Design thresholding, start of the top module:
module thresholding(
    input wire clk, reset, enable,
    input wire signed [11 : 0] sig,
    output reg signed [11 : 0] y,
    output reg done,
    output reg [11 : 0] id
    );
Size: roughly 1500 cells after synthesis, roughly 210 flip-flops, about 0.013 mm² of cells after synthesis.
Settings: LEC_CHECK=0, CAP_MARGIN=20, CORE_MARGIN=2, CORE_UTILIZATION=66, SETUP_SLACK_MARGIN=1.4, SLEW_MARGIN=20; clock period 13.5 ns.
run.sh (not shown) runs the stock make flow with config.mk's settings and CLKGATE_MAP_FILE=.
The baseline failed in global routing (5_1_grt) (GRT-0232).
Then changed:
Settings changed: CORE_UTILIZATION 66 to 40, SETUP_SLACK_MARGIN 1.4 to default.
This time the run went through all stages and came out clean.
Die size went up by 63%.
Synthesized cell count does not change.
Synthesized area does not change.
Then changed:
Settings changed: CORE_UTILIZATION 40 to 62.
Clock period 13.5 ns to 11.9 ns, I/O delays scaled along.
=> This time the run completed and failed the layout checks on negative setup slack; utilization went up by 31 points; final area went up slightly; via count went up by a little under a tenth; global-route usage went up by 13 points; worst hold slack barely changes; setup slack is worse by 1500 ps; count of clock-buffer cells in the layout went up by 3.
Then changed:
Settings changed: ABC_AREA from default to 1, CAP_MARGIN 20 to 35, CORE_UTILIZATION 62 to 72, CTS_CLUSTER_SIZE from default to 60, MAX_ROUTING_LAYER from default to met4, MIN_ROUTING_LAYER from default to met1, PLACE_DENSITY_LB_ADDON from default to 0.2, SLEW_MARGIN 20 to 35.
Clock period 11.9 ns to 12.9 ns, I/O delays scaled along.
Effect: This time the run ran to the end with no violations; count of clock-buffer cells in the layout falls by 8; routed wire length falls by 21%; setup slack is better by 1600 ps; sequential share of layout area rises by 6.2 points; synthesized cell count rises by 16%.

* * *

== job 5731 ==
thresholding again, from the RTL that the note above started with.
Design thresholding, start of the top module:
module thresholding(
    input wire clk, reset, enable,
    input wire signed [11 : 0] sig,
    output reg signed [11 : 0] y,
    output reg done,
    output reg [11 : 0] id
    );
parameter N = 2048, W = 13, threshold = 84, MEAN = 958;
localparam IDLE = 1'b0,
           WAIT = 2'b1,
           WORKING = 1'b1;
reg signed [11 : 0] d [0 : W - 1];  
reg signed [11 : 0] th;
reg signed [16 : 0] sum;
reg signed [11 : 0] curr_avg;
wire signed [11 : 0] din_curr_avg;
wire signed [16 : 0] din_sum;
reg state;
wire signed [11 : 0] mean;
wire signed [11 : 0] sig_diff;
assign din_curr_avg = din_sum/W;
assign mean = MEAN;
assign sig_diff = sig - mean;
assign din_sum = (sum + sig_diff - d[W - 1]);
integer i, j;
always @ (posedge clk)
begin
    if(reset) begin
        for(i = 0; i < W; i = i + 1) begin
            d[i] <= 12'b0;
        end
        sum <= 17'b0;
        curr_avg <= 12'b0;
        th <= threshold;
        state <= IDLE;
        done <= 1'b0;
        id <= 12'b0;
    end
    else begin
        case(state)
        IDLE: begin
            if(enable == 1'b1) begin
                state <= WORKING;
                id <= 12'b111111111111;
            end
            done <= 1'b0;
        end
        WORKING: begin
            sum <= din_sum;
            curr_avg <= din_curr_avg;
            for(j = 1; j < W; j = j + 1) begin
                d[j] <= d[j - 1];
            end
            d[0] <= sig_diff;
            if(sig_diff >= th + curr_avg) begin
                y <= sig_diff;
            end
            else begin
                y <= 12'b0;
            end
            done <= 1'b1;
            id = id + 1;
            if(id == 2047)
                state <= IDLE;
        end
        endcase
    end
end
endmodule
Settings: LEC_CHECK=0, ABC_AREA=1, CAP_MARGIN=35, CORE_MARGIN=2, CORE_UTILIZATION=72, CTS_CLUSTER_SIZE=60, HOLD_SLACK_MARGIN=0.3, MAX_ROUTING_LAYER=met4, MIN_ROUTING_LAYER=met1, PLACE_DENSITY_LB_ADDON=0.2, SLEW_MARGIN=35; clock period 12.2 ns.
Status: job 5731 FAILED at global routing (5_1_grt) (tool error)
What job 3689 does differently from job 5731 at the input level:
==> flow/config.mk <==
export PLATFORM = sky130hd
export DESIGN_NAME = thresholding
export DESIGN_NICKNAME = thresholding
export VERILOG_FILES = /design/flow/design.v
export SDC_FILE = /design/flow/constraint.sdc
export NUM_CORES = 4
export LEC_CHECK = 0
export CAP_MARGIN = 20
export CORE_MARGIN = 2
export CORE_UTILIZATION = 63
export SLEW_MARGIN = 20
==> flow/constraint.sdc <==
create_clock -name core_clock -period 6.94 [get_ports {clk}]
set_input_delay 1.3880 -clock core_clock [delete_from_list [all_inputs] [get_ports {clk}]]
set_output_delay 1.3880 -clock core_clock [all_outputs]
set_load 0.01 [all_outputs]
Results
Among job 5731 and job 3689, the run that stopped before the end is job 5731, and it is the only one. The final report for job 3689 shows a completed flow and a layout that fails verification, specifically setup timing. Status(job 5731) = ERROR, stage = global routing (5_1_grt). Job 3689 has fraction of synthesized cell area in xor and xnor cells above what job 5731 had. Higher summed standard-cell area reported by yosys among job 5731 and job 3689: job 3689. When the final numbers for job 5731 and job 3689 were put side by side, the worst slack at placement turned out to be smaller in job 3689. Standard cell area after detailed placement on job 3689 is up relative to job 5731. Share of synthesized cell area in and-or and or-and compound cells was higher in the run labelled job 3689. Synthesized area divided by synthesized cell count in job 3689 is 27% above job 5731. Note that the total standard cell area after synthesis recorded for job 5731 amounts to 0.912 times the value seen in job 3689. On post-detailed-placement half-perimeter wirelength, the lower figure sits with job 5731, not job 3689.
Changes in job 1406 relative to job 3689:
-- flow/config.mk --
<<< job 3689, line 8
export CAP_MARGIN = 20
export CORE_MARGIN = 2
export CORE_UTILIZATION = 63
export SLEW_MARGIN = 20
>>> job 1406, line 8
export CAP_MARGIN = 20
export CORE_MARGIN = 2
export CORE_UTILIZATION = 61
export CTS_CLUSTER_SIZE = 42
export HOLD_SLACK_MARGIN = 0.29
export SETUP_SLACK_MARGIN = 2.05
export SLEW_MARGIN = 20
Complete run, failing final checks: job 1406, reason setup timing. On sequential cell count, job 1406 and job 3689 are basically level. Looking at number of setup buffers added after CTS, job 1406 sits above job 3689. Of the two candidates, job 3689 has the better die size and job 1406 the worse one. Job 1406 — register-to-register slack 0.18 ns higher, job 3689 as reference. Job 3689 has lower sum of buffers and inverters on the critical path than job 1406. Measured against each other, job 1406 and job 3689 differ in count of inserted tapcells, the higher figure coming from job 1406. The setup slack of job 1406 exceeds that of job 3689 by 0.34 ns. Re die span in y: job 1406 is 1.6% up on job 3689. When the final numbers for job 1406 and job 3689 were put side by side, the final cell area excluding filler cells turned out to be smaller in job 3689.
Modified inputs, job 4087 compared to job 1406
-- flow/config.mk --
<<< job 1406, line 8
export CAP_MARGIN = 20
export CORE_MARGIN = 2
export CORE_UTILIZATION = 61
export CTS_CLUSTER_SIZE = 42
export HOLD_SLACK_MARGIN = 0.29
export SETUP_SLACK_MARGIN = 2.05
export SLEW_MARGIN = 20
>>> job 4087, line 8
export CAP_MARGIN = 20
export CORE_MARGIN = 2
export CORE_UTILIZATION = 22
export SLEW_MARGIN = 20
==> flow/constraint.sdc <==
create_clock -name core_clock -period 13.5 [get_ports {clk}]
set_input_delay 2.7000 -clock core_clock [delete_from_list [all_inputs] [get_ports {clk}]]
set_output_delay 2.7000 -clock core_clock [all_outputs]
set_load 0.01 [all_outputs]
## What came out
Summary of the comparison: cell count of the worst reg-to-reg path is higher in job 4087, relative to job 1406. From job 4087 to job 1406, total overflow reported by the global router did not move at all. Job 4087 completed end to end with timing, DRC and antenna clean. Job 4087: filler cell count in the final layout is about 450% higher than what job 1406 reported. Job 4087 vs. job 1406: count of clock-buffer cells in the layout up 3. Cmp job 1406 and job 4087 / final-layout worst hold slack / higher: job 1406. Taking job 1406 as the reference, in job 4087 total die size higher, cell count rose 19%, clock edge transition at the registers on the reported setup and hold paths level.

* * *

== rev 12 ==
thresholding again, from the RTL that the note above started with.
export LEC_CHECK = 0
export CAP_MARGIN = 20
export CORE_MARGIN = 2
export CORE_UTILIZATION = 40
export SLEW_MARGIN = 20
create_clock -name core_clock -period 14.0 [get_ports {clk}]
### rev 12 -> rev 13
- CORE_UTILIZATION changed from 40 to 72
- ABC_AREA newly set to 1
- CTS_CLUSTER_DIAMETER newly set to 299
- CTS_CLUSTER_SIZE newly set to 22
- the clock period (ns, I/O delays scaled along) changed from 14.0 to 10.9
Findings:
- Rev 13 did not finish: a tool error stopped it during 5_1_grt.
- [compare] base=rev 12 new=rev 13: area after synthesis lost about 9%; floorplan net count rose 15%.
- Diff rev 13..rev 12 | maximum count of clock buffers along a single path | unchanged
- [compare] base=rev 12 new=rev 13: number of standard cells reported by yosys rose 246; share of synthesized cell area in and, or, nand and nor gates now sits higher; instance area at placement moved down; multiplexer area fraction after synthesis now smaller; total core area went down.

* * *

Setup of job 8004:
Starting RTL as in the previous note.
Settings: LEC_CHECK=0, CAP_MARGIN=15, CELL_PAD_IN_SITES_DETAIL_PLACEMENT=1, CORE_ASPECT_RATIO=1.43, CORE_MARGIN=7, CORE_UTILIZATION=55, CTS_CLUSTER_SIZE=91, GPL_ROUTABILITY_DRIVEN=0, HOLD_SLACK_MARGIN=-0.04, PLACE_DENSITY_LB_ADDON=0.26, SLEW_MARGIN=20, TNS_END_PERCENT=45; clock period 14.0 ns.
Status(job 8004) = ERROR, stage = 4_1_cts
Input-level comparison between job 6035 and job 8004:
==> flow/config.mk <==
export PLATFORM = sky130hd
export DESIGN_NAME = thresholding
export DESIGN_NICKNAME = thresholding
export VERILOG_FILES = /design/flow/design.v
export SDC_FILE = /design/flow/constraint.sdc
export NUM_CORES = 4
export LEC_CHECK = 0
export CAP_MARGIN = 20
export CORE_MARGIN = 2
export CORE_UTILIZATION = 66
export SETUP_SLACK_MARGIN = 1.65
export SLEW_MARGIN = 20
==> flow/constraint.sdc <==
create_clock -name core_clock -period 13.5 [get_ports {clk}]
set_input_delay 2.7000 -clock core_clock [delete_from_list [all_inputs] [get_ports {clk}]]
set_output_delay 2.7000 -clock core_clock [all_outputs]
set_load 0.01 [all_outputs]
--- outcome ---
Summary of job 6035 over job 8004: synthesized cell count ~0 delta, cell total in the yosys stat output did not really move, net count after synthesis now sits at about the same level. Job 6035 is listed as incomplete: the tool reported an error in 5_1_grt and the run ended there. As the logs show, job 8004 stopped at 4_1_cts after a tool error, so it never reached the end of the flow. In job 6035 relative to job 8004, sum of net half-perimeters after detailed placement had gone down by more than a quarter. Against job 8004, job 6035 reports a cell area reported after detailed placement that is higher. From job 8004 to job 6035 the numbers moved as follows: die area lost 26%, site row count dropped 17.
## Diff of input files: job 4428 against job 6035
--- a/flow/config.mk
+++ b/flow/config.mk
@@ -7,0 +8 @@
+export ABC_AREA = 0
@@ -8,0 +10,2 @@
+export CELL_PAD_IN_SITES_DETAIL_PLACEMENT = 2
+export CELL_PAD_IN_SITES_GLOBAL_PLACEMENT = 1
@@ -10,3 +13,5 @@
-export CORE_UTILIZATION = 66
-export SETUP_SLACK_MARGIN = 1.65
-export SLEW_MARGIN = 20
+export CORE_UTILIZATION = 59
+export CTS_CLUSTER_SIZE = 78
+export GPL_TIMING_DRIVEN = 0
+export SLEW_MARGIN = 15
+export TNS_END_PERCENT = 30
==> flow/constraint.sdc <==
create_clock -name core_clock -period 10.7 [get_ports {clk}]
set_input_delay 2.1400 -clock core_clock [delete_from_list [all_inputs] [get_ports {clk}]]
set_output_delay 2.1400 -clock core_clock [all_outputs]
set_load 0.01 [all_outputs]
## What came out
- What ended job 4428 was a tool error in 3_5_place_dp; the run never finished.
- | number of register bits inferred by synthesis | job 6035 vs job 4428 | ≈ equal |
- Across both runs, die outline width was higher for job 4428 than for job 6035.
- [compare] base=job 6035 new=job 4428: number of primary I/O pins flat, die size up 12%.
- Measured against job 4428, the total number of placement rows of job 6035 comes out at 0.944 times the reference value.
- Job 4428 -> job 6035: arithmetic-cell share of the synthesized area counting full adders, half adders and majority gates delta 0, exact match

* * *

== run a ==
The RTL this note starts from:
==> flow/design.v <==
`timescale 1ns / 1ps
module thresholding(
    input wire clk, reset, enable,
    input wire signed [11 : 0] sig,
    output reg signed [11 : 0] y,
    output reg done,
    output reg [11 : 0] id
    );
parameter N = 2048, W = 13, threshold = 84, MEAN = 958;
localparam IDLE = 1'b0,
           WAIT = 2'b1,
           WORKING = 1'b1;
reg signed [11 : 0] d [0 : W - 1];  
reg signed [11 : 0] th;
reg signed [16 : 0] sum;
reg signed [11 : 0] curr_avg;
wire signed [11 : 0] din_curr_avg;
wire signed [16 : 0] din_sum;
reg state;
wire signed [11 : 0] mean;
wire signed [11 : 0] sig_diff;
assign din_curr_avg = din_sum/W;
assign mean = MEAN;
assign sig_diff = sig - mean;
assign din_sum = (sum + sig_diff - d[W - 1]);
integer i, j;
always @ (posedge clk)
begin
    if(reset) begin
        for(i = 0; i < W; i = i + 1) begin
            d[i] <= 12'b0;
        end
        sum <= 17'b0;
        curr_avg <= 12'b0;
        th <= threshold;
        state <= IDLE;
        done <= 1'b0;
        id <= 12'b0;
    end
    else begin
        case(state)
        IDLE: begin
            if(enable == 1'b1) begin
                state <= WORKING;
                id <= 12'b111111111111;
            end
            done <= 1'b0;
        end
        WORKING: begin
            sum <= din_sum;
            curr_avg <= din_curr_avg;
            for(j = 1; j < W; j = j + 1) begin
                d[j] <= d[j - 1];
            end
            d[0] <= sig_diff;
            if(sig_diff >= th + curr_avg) begin
                y <= sig_diff;
            end
            else begin
                y <= 12'b0;
            end
            done <= 1'b1;
            id = id + 1;
            if(id == 2047)
                state <= IDLE;
        end
        endcase
    end
end
endmodule
==> flow/config.mk <==
export PLATFORM = sky130hd
export DESIGN_NAME = thresholding
export DESIGN_NICKNAME = thresholding
export VERILOG_FILES = /design/flow/design.v
export SDC_FILE = /design/flow/constraint.sdc
export NUM_CORES = 4
export LEC_CHECK = 0
export CAP_MARGIN = 35
export CORE_ASPECT_RATIO = 1.11
export CORE_MARGIN = 2
export CORE_UTILIZATION = 72
export CTS_CLUSTER_DIAMETER = 389
export CTS_CLUSTER_SIZE = 34
export HOLD_SLACK_MARGIN = 0.27
export MAX_ROUTING_LAYER = met5
export MIN_ROUTING_LAYER = met1
export PLACE_DENSITY_LB_ADDON = 0.0
export SLEW_MARGIN = 35
==> flow/constraint.sdc <==
create_clock -name core_clock -period 12.6 [get_ports {clk}]
set_input_delay 2.5200 -clock core_clock [delete_from_list [all_inputs] [get_ports {clk}]]
set_output_delay 2.5200 -clock core_clock [all_outputs]
set_load 0.01 [all_outputs]
Run a never completed; the flow aborted with a tool error in global routing.
Modified inputs, run b compared to run a
==> flow/config.mk <==
export PLATFORM = sky130hd
export DESIGN_NAME = thresholding
export DESIGN_NICKNAME = thresholding
export VERILOG_FILES = /design/flow/design.v
export SDC_FILE = /design/flow/constraint.sdc
export NUM_CORES = 4
export LEC_CHECK = 0
export CAP_MARGIN = 35
export CORE_MARGIN = 2
export CORE_UTILIZATION = 62
export PLACE_DENSITY_LB_ADDON = 0.09
export SLEW_MARGIN = 20
==> flow/constraint.sdc <==
create_clock -name core_clock -period 7.66 [get_ports {clk}]
set_input_delay 1.5320 -clock core_clock [delete_from_list [all_inputs] [get_ports {clk}]]
set_output_delay 1.5320 -clock core_clock [all_outputs]
set_load 0.01 [all_outputs]
Results
Of run b and run a, run b shows the higher count of placed standard cells including taps, with run a below it. Looking at placed wire-length estimate after detailed placement across run b and run a, the one that comes out lower is run b. Of run b and run a, the run reporting the lower die area was run a. ~same number of cell instances after yosys synthesis in run b and run a. Run b vs run a: number of core rows up slightly. Of run b and run a, the run reporting the lower post-cts repair resize count was run b. The final report for run b shows a completed flow and a layout that fails verification, specifically setup timing.

* * *

Setup of v55:
RTL: the design.v shown in full above, as it stands there.
make LEC_CHECK=0 ABC_AREA=1 CAP_MARGIN=0 CORE_MARGIN=2 CORE_UTILIZATION=72 CTS_CLUSTER_SIZE=60 HOLD_SLACK_MARGIN=0.07 MAX_ROUTING_LAYER=met4 MIN_ROUTING_LAYER=met1 PLACE_DENSITY_LB_ADDON=0.2 SLEW_MARGIN=35 finish   # period 12.2 ns
Stage in which a tool error killed v55: global routing.
> inputs changed (v55 -> v37)
- ABC_AREA: 1 -> unset
- CORE_ASPECT_RATIO: unset -> 1.11
- CTS_CLUSTER_SIZE: 60 -> 34
- CAP_MARGIN: 0 -> 35
- PLACE_DENSITY_LB_ADDON: 0.2 -> 0.03
- HOLD_SLACK_MARGIN: 0.07 -> 0.27
- CORE_UTILIZATION: 72 -> 70
- the clock period (ns, I/O delays scaled along): 12.2 -> 12.9
==> results <==
v37 never completed; the flow aborted with a tool error in global routing.
Re area share of and/or/nand/nor cells after synthesis: v55 and v37 aren't equal, and the higher value belongs to v55.
v37 gives more width of the die than v55 did.
v37 ended up with a higher count of distinct cell types in the synthesized netlist than v55 did.
Per the comparison of v37 with v55, number of setup buffers added after CTS went up 19; number of placed instances with taps included went down 5.0%; summed instance area of the synthesized netlist went up about 10%; sequential-to-total area share from yosys stat went down 3.1 points.
Compared with v55, core outline area in v37 increased by more than 10%.
--- input diff v37..v42 ---
- changing SLEW_MARGIN from 35 to 20
- removing HOLD_SLACK_MARGIN (formerly 0.27)
- removing CTS_CLUSTER_SIZE (formerly 34)
- setting SETUP_SLACK_MARGIN to 1.52 for the first time
- removing MAX_ROUTING_LAYER (formerly met4)
- removing PLACE_DENSITY_LB_ADDON (formerly 0.03)
- removing MIN_ROUTING_LAYER (formerly met1)
- changing CAP_MARGIN from 35 to 20
- removing CORE_ASPECT_RATIO (formerly 1.11)
- changing the clock period (ns, I/O delays scaled along) from 12.9 to 13.5
v42 did not run to completion, as it errored out during global routing. Relative to v37, placed cell area decreased by 0.74% in v42. In the reports for v42 and v37, the larger buffer count from post-CTS setup fixing belongs to v42. Cell area after technology mapping: v42 vs v37 identical. As far as clock tree buffer depth goes, v42 and v37 are indistinguishable; the numbers are identical. Re depth of the CTS H-tree: no difference whatsoever between v42 and v37. Looking at v42 and v37, the full die area is a wash. Delta (v42 minus v37): final weighted congestion of routability-driven global placement went up about 0.3%, worst slack at placement went up 0.49 ns, height of the die went down about 5%.
## Diff of input files: v20 against v42
- CTS_CLUSTER_SIZE: unset -> 87
- PLACE_DENSITY_LB_ADDON: unset -> 0.28
- SETUP_SLACK_MARGIN: 1.52 -> -0.32
- TNS_END_PERCENT: unset -> 5
- ABC_AREA: unset -> 1
- HOLD_SLACK_MARGIN: unset -> -0.09
- the clock period (ns, I/O delays scaled along): 13.5 -> 12.1
--- outcome ---
Status v20: flow complete, layout not clean - setup timing
From v42 to v20 the numbers moved as follows: final weighted congestion of routability-driven global placement fell by about 2%; placement-stage cell area fell by 2300 um2; yosys cell count rose by 246.
Across both runs, part of the Yosys area used for sequential elements was higher for v20 than for v42.
Net count after synthesis was lower in the run labelled v42.
Worst setup slack before clock tree synthesis: v20 worse than v42
